Design processing_fsm, start of the top module:
module processing_fsm(clock, reset, start_signal, size, done, 
                            buf_0_write_en, buf_1_write_en, error_buf_write_en,
                            buf_0_w_data, buf_1_w_data, error_mem_w_data,
                            buf_0_r_data, buf_1_r_data, error_mem_r_data,
                            buf_0_addr, buf_1_addr, error_mem_addr, buf_sel);
clock: 4.59 ns
lec_check: 0
abc_area: 1
cap_margin: 20
core_margin: 2
core_utilization: 72
place_density: 0.42
setup_slack_margin: 0.37
slew_margin: 20
tns_end_percent: 20
run.sh (not shown) runs the stock make flow with config.mk's settings and CLKGATE_MAP_FILE=.
Edit:
- ABC_AREA: 1 -> unset
- CORE_UTILIZATION: 72 -> 40
- PLACE_DENSITY: 0.42 -> unset
- SETUP_SLACK_MARGIN: 0.37 -> unset
- TNS_END_PERCENT: 20 -> unset
- clock period: 4.59 -> 5.51 ns (I/O delays scaled with it)
Outcome: The new run passed the timing, design-rule and antenna checks; routed wire length fell by about a fifth; sequential share of layout area is higher by 0.64 points; clock-buffer cell count does not change; sequential cell count stays the same; register-to-register slack improves by 140 ps; cell area drops by a few percent; global-route usage decreases by 26 points.
Edit:
- CORE_UTILIZATION: 40 -> 58
- CTS_CLUSTER_DIAMETER: unset -> 374
- TNS_END_PERCENT: unset -> 15
- clock period: 5.51 -> 5.0 ns (I/O delays scaled with it)
Setup slack degrades by 100 ps.
Non-clock buffer count increases by 46.
Register-to-register slack gets worse by 100 ps.
Edit:
- CORE_UTILIZATION: 58 -> 71
- CTS_CLUSTER_DIAMETER: 374 -> unset
- CTS_CLUSTER_SIZE: unset -> 15
- SETUP_SLACK_MARGIN: unset -> 0.68
- TNS_END_PERCENT: 15 -> unset
- clock period: 5.0 -> 4.91 ns (I/O delays scaled with it)
Result: Critical path depth stays the same. Worst hold slack improves by 51 ps. Cell count decreases by 3.9%.
Edit:
- CORE_UTILIZATION: 71 -> 72
- CTS_CLUSTER_SIZE: 15 -> unset
- PLACE_DENSITY: unset -> 0.79
- SETUP_SLACK_MARGIN: 0.68 -> -0.42
- clock period: 4.91 -> 4.24 ns (I/O delays scaled with it)
=> The changed run produced a layout that fails on setup timing. Wire length decreases by 2.2%. Setup slack loses 760 ps. Core utilization increases by 2.3 points. Die size decreases by 1.4%. Non-clock buffer count increases by 104. Cell area increases by 2.2%. Clock-buffer cell count increases by 3. Via count increases by 1.2%. Final cell count increases by 3.7%. Worst hold slack loses 160 ps.
Edit:
- CTS_CLUSTER_DIAMETER: unset -> 355
- HOLD_SLACK_MARGIN: unset -> 0.29
- clock period: 4.24 -> 4.19 ns (I/O delays scaled with it)
Outcome: The new run produced a layout that fails on setup timing; die size does not change; register-to-register slack is worse by 90 ps; worst setup slack is worse by 86 ps; sequential share of layout area decreases by 0.27 points; maximum frequency decreases by 0.74%.

processing_fsm again, from the RTL that the note above started with.
clock: 7.0 ns
lec_check: 0
abc_area: 0
cap_margin: 40
cell_pad_in_sites_detail_placement: 1
core_aspect_ratio: 0.54
core_margin: 2
core_utilization: 47
cts_cluster_size: 68
gpl_routability_driven: 0
hold_slack_margin: 0.04
max_routing_layer: met4
min_routing_layer: met2
slew_margin: 20
tns_end_percent: 80
The baseline never finished: it broke off in global routing (5_1_grt).
==> next run, changes <==
==> flow/config.mk (replaced) <==
export PLATFORM = sky130hd
export DESIGN_NAME = processing_fsm
export DESIGN_NICKNAME = processing_fsm
export VERILOG_FILES = /design/flow/design.v
export SDC_FILE = /design/flow/constraint.sdc
export NUM_CORES = 4
export LEC_CHECK = 0
export ABC_AREA = 1
export CAP_MARGIN = 40
export CELL_PAD_IN_SITES_DETAIL_PLACEMENT = 1
export CORE_MARGIN = 2
export CORE_UTILIZATION = 23
export CTS_CLUSTER_SIZE = 89
export MAX_ROUTING_LAYER = met4
export SLEW_MARGIN = 20
Result: The new run finished with timing, DRC and antenna clean; die area rises by well over a third; synthesized cell count rises by a quarter to a third; synthesized area rises slightly.
==> next run, changes <==
==> flow/config.mk (replaced) <==
export PLATFORM = sky130hd
export DESIGN_NAME = processing_fsm
export DESIGN_NICKNAME = processing_fsm
export VERILOG_FILES = /design/flow/design.v
export SDC_FILE = /design/flow/constraint.sdc
export NUM_CORES = 4
export LEC_CHECK = 0
export CAP_MARGIN = 20
export CORE_MARGIN = 2
export CORE_UTILIZATION = 70
export SLEW_MARGIN = 20
==> flow/constraint.sdc (replaced) <==
create_clock -name core_clock -period 8.6 [get_ports {clock}]
set_input_delay 1.7200 -clock core_clock [delete_from_list [all_inputs] [get_ports {clock}]]
set_output_delay 1.7200 -clock core_clock [all_outputs]
set_load 0.01 [all_outputs]
The changed run completed with no timing, DRC or antenna violations.
First-iteration DRC count went up by 19%.
Utilization rises by 51 points.
Non-clock buffer count fell by 10.
Design area goes down by 6.8%.
Synthesized area is lower by 1.7%.
Synthesized cell count fell by 21%.
Worst hold slack hardly moves.
Worst setup slack gains 1.1 ns.
Clock-buffer cell count came out lower by 5.
Die area is lower by 67%.
